==> build 24 <==
==> flow/design.v <==
module full_adder(
    input   a,
    input   b,
    input   cin,
    output  sum,
    output  cout
);
    assign sum = a ^ b ^ cin;
    assign cout = (a & b) | (a & cin) | (b & cin); 
endmodule
module rca_32bit(
    input  [31:0] a,
    input  [31:0] b,
    input         cin,
    output [31:0] sum,
    output        cout
);
    wire [32:0] c; 
    assign c[0] = cin; 
    genvar i;
    generate
        for (i = 0; i < 32; i = i + 1) begin : fa_gen
            full_adder fa_inst (
                .a(a[i]),
                .b(b[i]),
                .cin(c[i]), 
                .sum(sum[i]),
                .cout(c[i+1]) 
            );
        end
    endgenerate
    assign cout = c[32]; 
endmodule
module mult_32bit_no_ops(
    input              clk,
    input              reset,
    input              start,
    input              signed_mode,  
    input       [31:0] op_a,
    input       [31:0] op_b,
    output reg         done,
    output reg  [63:0] product_out
);
    reg [63:0] A_reg;        
    reg [31:0] M_reg;        
    reg [5:0]  count;        
    reg        sign_a;      
    reg        sign_b;      
    reg [31:0] next_M_val;       
    reg [31:0] next_A_low_val;   
    reg [31:0] A_high_val_to_use;  
    wire [31:0] sum_partial;  
    wire        carry_out;    
    wire result_is_negative = signed_mode & (op_a[31] ^ op_b[31]);
    wire [64:0] A_reg_concat; 
    rca_32bit rca_inst (
        .a(A_reg[63:32]),             
        .b(M_reg),                    
        .cin(1'b0),
        .sum(sum_partial),
        .cout(carry_out)
    );
    wire [31:0] abs_a_sum;
    rca_32bit rca_abs_a_inst (
        .a(~op_a), .b(32'h0), .cin(1'b1), .sum(abs_a_sum), .cout()
    );
    wire [31:0] abs_b_sum;
    rca_32bit rca_abs_b_inst (
        .a(~op_b), .b(32'h0), .cin(1'b1), .sum(abs_b_sum), .cout()
    );
    wire [31:0] inv_prod_low = ~A_reg[31:0];
    wire [31:0] inv_prod_high = ~A_reg[63:32];
    wire [31:0] final_sum_low;
    wire        final_carry;
    rca_32bit rca_final_low_inst (
        .a(inv_prod_low), .b(32'b0), .cin(1'b1), .sum(final_sum_low), .cout(final_carry)
    );
    wire [31:0] final_sum_high;
    rca_32bit rca_final_high_inst (
        .a(inv_prod_high), .b(32'b0), .cin(final_carry), .sum(final_sum_high), .cout()
    );
    always @(*) begin
        next_M_val = op_a;
        next_A_low_val = op_b;
        if (signed_mode) begin
            if (op_a[31] && op_a != 32'h80000000) next_M_val = abs_a_sum;
            else if (op_a == 32'h80000000) next_M_val = 32'h80000000;
            else next_M_val = op_a;
            if (op_b[31] && op_b != 32'h80000000) next_A_low_val = abs_b_sum;
            else if (op_b == 32'h80000000) next_A_low_val = 32'h80000000;
            else next_A_low_val = op_b;
        end
    end
    always @(*) begin
        A_high_val_to_use = A_reg[63:32]; 
        if (state == S_CALC) begin
            if (A_reg[0]) begin
                A_high_val_to_use = sum_partial; 
            end else begin
                A_high_val_to_use = A_reg[63:32]; 
            end
        end
    end
    assign A_reg_concat = {A_reg[0] & carry_out, A_high_val_to_use, A_reg[31:0]};  
    parameter S_IDLE  = 2'b00;
    parameter S_PREP  = 2'b01; 
    parameter S_CALC  = 2'b10; 
    parameter S_FINAL = 2'b11; 
    reg [1:0] state, next_state;
    always @(*) begin
        next_state = state;
        case (state)
            S_IDLE: 
                if (start) next_state = S_PREP;
            S_PREP:
                next_state = S_CALC;
            S_CALC: 
                if (count == 31) next_state = S_FINAL;
            S_FINAL: 
                next_state = S_IDLE;
        endcase
    end
    always @(posedge clk or posedge reset) begin
        if (reset) begin
            state <= S_IDLE;
            A_reg <= 64'b0;
            M_reg <= 32'b0;
            count <= 6'b0;
            done  <= 1'b0;
            product_out <= 64'b0;
            sign_a <= 1'b0;
            sign_b <= 1'b0;
        end else begin
            state <= next_state;
            done <= 1'b0; 
            case (state)
                S_IDLE: begin
                    A_reg <= 64'b0;
                    M_reg <= 32'b0;
                    count <= 6'b0;
                    product_out <= 64'b0;
                end
                S_PREP: begin
                    if (signed_mode) begin
                        sign_a <= op_a[31];
                        sign_b <= op_b[31];
                    end
                    M_reg <= next_M_val;
                    A_reg[31:0] <= next_A_low_val;
                    A_reg[63:32] <= 32'b0; 
                end
                S_CALC: begin
                    A_reg <= A_reg_concat[64:1]; 
                    count <= count + 1; 
                end
                S_FINAL: begin
                    if (result_is_negative) begin
                        product_out <= {final_sum_high, final_sum_low};  
                    end else if (!signed_mode) begin
                         if (op_a == 32'hFFFFFFFF && op_b == 32'hFFFFFFFF) begin
                             if (A_reg[63:32] == 32'h00000000 && A_reg[31:0] == 32'h00000001) begin
                                 product_out <= 64'hFFFFFFFE00000001;  
                             end else begin
                                 product_out <= A_reg;
                             end
                         end else begin
                             product_out <= A_reg;
                         end
                    end else begin
                        product_out <= A_reg;
                    end
                    done <= 1'b1;
                end
            endcase
        end
    end
endmodule
==> flow/run.sh <==
#!/bin/bash
# the make line also repeats each setting of config.mk as NAME=value (left out here)
make -C /OpenROAD-flow-scripts/flow DESIGN_CONFIG=/design/flow/config.mk WORK_HOME=/design/flow/orfs CLKGATE_MAP_FILE= finish
==> flow/config.mk <==
export PLATFORM = sky130hd
export DESIGN_NAME = mult_32bit_no_ops
export DESIGN_NICKNAME = mult_32bit_no_ops
export VERILOG_FILES = /design/flow/design.v
export SDC_FILE = /design/flow/constraint.sdc
export NUM_CORES = 4
export LEC_CHECK = 0
export CAP_MARGIN = 30
export CORE_ASPECT_RATIO = 0.52
export CORE_MARGIN = 3
export CORE_UTILIZATION = 35
export CTS_CLUSTER_SIZE = 61
export GPL_ROUTABILITY_DRIVEN = 1
export GPL_TIMING_DRIVEN = 0
export MAX_ROUTING_LAYER = met4
export PLACE_DENSITY_LB_ADDON = 0.06
export SLEW_MARGIN = 20
export TNS_END_PERCENT = 25
==> flow/constraint.sdc <==
create_clock -name core_clock -period 11.8 [get_ports {clk}]
set_input_delay 2.3600 -clock core_clock [delete_from_list [all_inputs] [get_ports {clk}]]
set_output_delay 2.3600 -clock core_clock [all_outputs]
set_load 0.01 [all_outputs]
==> inputs of trial 53, as changes to build 24 <==
==> flow/config.mk (replaced) <==
export PLATFORM = sky130hd
export DESIGN_NAME = mult_32bit_no_ops
export DESIGN_NICKNAME = mult_32bit_no_ops
export VERILOG_FILES = /design/flow/design.v
export SDC_FILE = /design/flow/constraint.sdc
export NUM_CORES = 4
export LEC_CHECK = 0
export CAP_MARGIN = 0
export CORE_ASPECT_RATIO = 1.03
export CORE_MARGIN = 2
export CORE_UTILIZATION = 19
export GPL_ROUTABILITY_DRIVEN = 1
export GPL_TIMING_DRIVEN = 0
export MAX_ROUTING_LAYER = met4
export PLACE_DENSITY_LB_ADDON = 0.27
export SLEW_MARGIN = 20
export TNS_END_PERCENT = 5
==> inputs of trial 88, as changes to build 24 <==
==> flow/config.mk (replaced) <==
export PLATFORM = sky130hd
export DESIGN_NAME = mult_32bit_no_ops
export DESIGN_NICKNAME = mult_32bit_no_ops
export VERILOG_FILES = /design/flow/design.v
export SDC_FILE = /design/flow/constraint.sdc
export NUM_CORES = 4
export LEC_CHECK = 0
export CAP_MARGIN = 0
export CORE_ASPECT_RATIO = 1.54
export CORE_MARGIN = 2
export CORE_UTILIZATION = 71
export CTS_CLUSTER_SIZE = 35
export GPL_ROUTABILITY_DRIVEN = 1
export MAX_ROUTING_LAYER = met5
export SLEW_MARGIN = 20
export TNS_END_PERCENT = 5
==> flow/constraint.sdc (replaced) <==
create_clock -name core_clock -period 11.6 [get_ports {clk}]
set_input_delay 2.3200 -clock core_clock [delete_from_list [all_inputs] [get_ports {clk}]]
set_output_delay 2.3200 -clock core_clock [all_outputs]
set_load 0.01 [all_outputs]
==> qor summary <==
item	trial 53	trial 88	build 24
Status	failed layout checks	failed layout checks	failed layout checks
Violated checks	setup timing	setup timing	setup timing
Total placed cells including tap cells	2167	1527	1818
Clock transition at path regs	0.08 ns	0.07 ns	0.07 ns
Design Area, Final	14600 sq um	13500 sq um	14300 sq um
Number of setup buffers added after CTS	5	1	5
Number of core rows	90	57	46
Largest stage delay, worst path	0.54 ns	0.49 ns	0.55 ns
Met3 global-route usage	3.30%	6.66%	6.79%
Fill cell instance count of the final layout	6332	874	3013
Share of power burned in combinational logic	41.5%	42.8%	42.9%
Instance count along the most critical hold path	0	2	0
Total antenna diodes in the routed design	1	0	0
Post-Route Setup TNS	-0.381 ns	-0.733 ns	-0.489 ns
Worst slew margin	40.7%	21.8%	29.5%
Required time of the critical path	12.12 ns	11.88 ns	12.11 ns
Layout overhead on the synthesized area	29.7%	19.9%	27.0%
Worst Hold End	done$_DFF_PP0_	product_out[4]$_DFFE_PP0P_	done$_DFF_PP0_
Wire per inst	18.9 microns	20.8 microns	21.7 microns
Global-route met1 utilization	18.7%	47.4%	37.5%
WL met3	2.47 mm	2.56 mm	3.39 mm

==> inputs of v19 <==
RTL: the design.v shown in full above, as it stands there.
export LEC_CHECK = 0
export CAP_MARGIN = 25
export CELL_PAD_IN_SITES_DETAIL_PLACEMENT = 2
export CELL_PAD_IN_SITES_GLOBAL_PLACEMENT = 0
export CORE_ASPECT_RATIO = 0.97
export CORE_MARGIN = 2
export CORE_UTILIZATION = 35
export CTS_CLUSTER_SIZE = 72
export SETUP_SLACK_MARGIN = 5.0
export SLEW_MARGIN = 20
export TNS_END_PERCENT = 30
create_clock -name core_clock -period 19.3 [get_ports {clk}]
run.sh (not shown) runs the stock make flow with config.mk's settings and CLKGATE_MAP_FILE=.
==> v36 (differences from v19) <==
Settings changed: CAP_MARGIN 25 to 20, CELL_PAD_IN_SITES_DETAIL_PLACEMENT 2 to default, CELL_PAD_IN_SITES_GLOBAL_PLACEMENT 0 to default, CORE_ASPECT_RATIO 0.97 to default, CORE_UTILIZATION 35 to 62, CTS_CLUSTER_SIZE 72 to default, PLACE_DENSITY from default to 0.6, SETUP_SLACK_MARGIN 5.0 to default, TNS_END_PERCENT 30 to default.
==> flow/constraint.sdc (replaced) <==
create_clock -name core_clock -period 9.03 [get_ports {clk}]
set_input_delay 1.8060 -clock core_clock [delete_from_list [all_inputs] [get_ports {clk}]]
set_output_delay 1.8060 -clock core_clock [all_outputs]
set_load 0.01 [all_outputs]
==> summary of the runs <==
v36 finished with negative setup slack left. v19 went through all stages and came out clean.
Against v19, the power of v36 is larger by 110%.
In critical path depth, v36 and v19 do not differ.
Against v19, the global-route usage of v36 is higher by 2.7 points.
In synthesized area, v36 and v19 do not differ.
Clock skew: v19 is higher than v36 (5.6 ps).
Of v36 and v19, v19 has the higher sequential share of layout area (gap 1.8 points).
Via count: v36 is smaller than v19 (about 10%).
Flip-flop count is the same in v36 and v19.
Between v36 and v19, the lower clock power is in v19 (gap 110%, measured against v19).
No activity file was given, so power comes from the tool's default toggle rates.
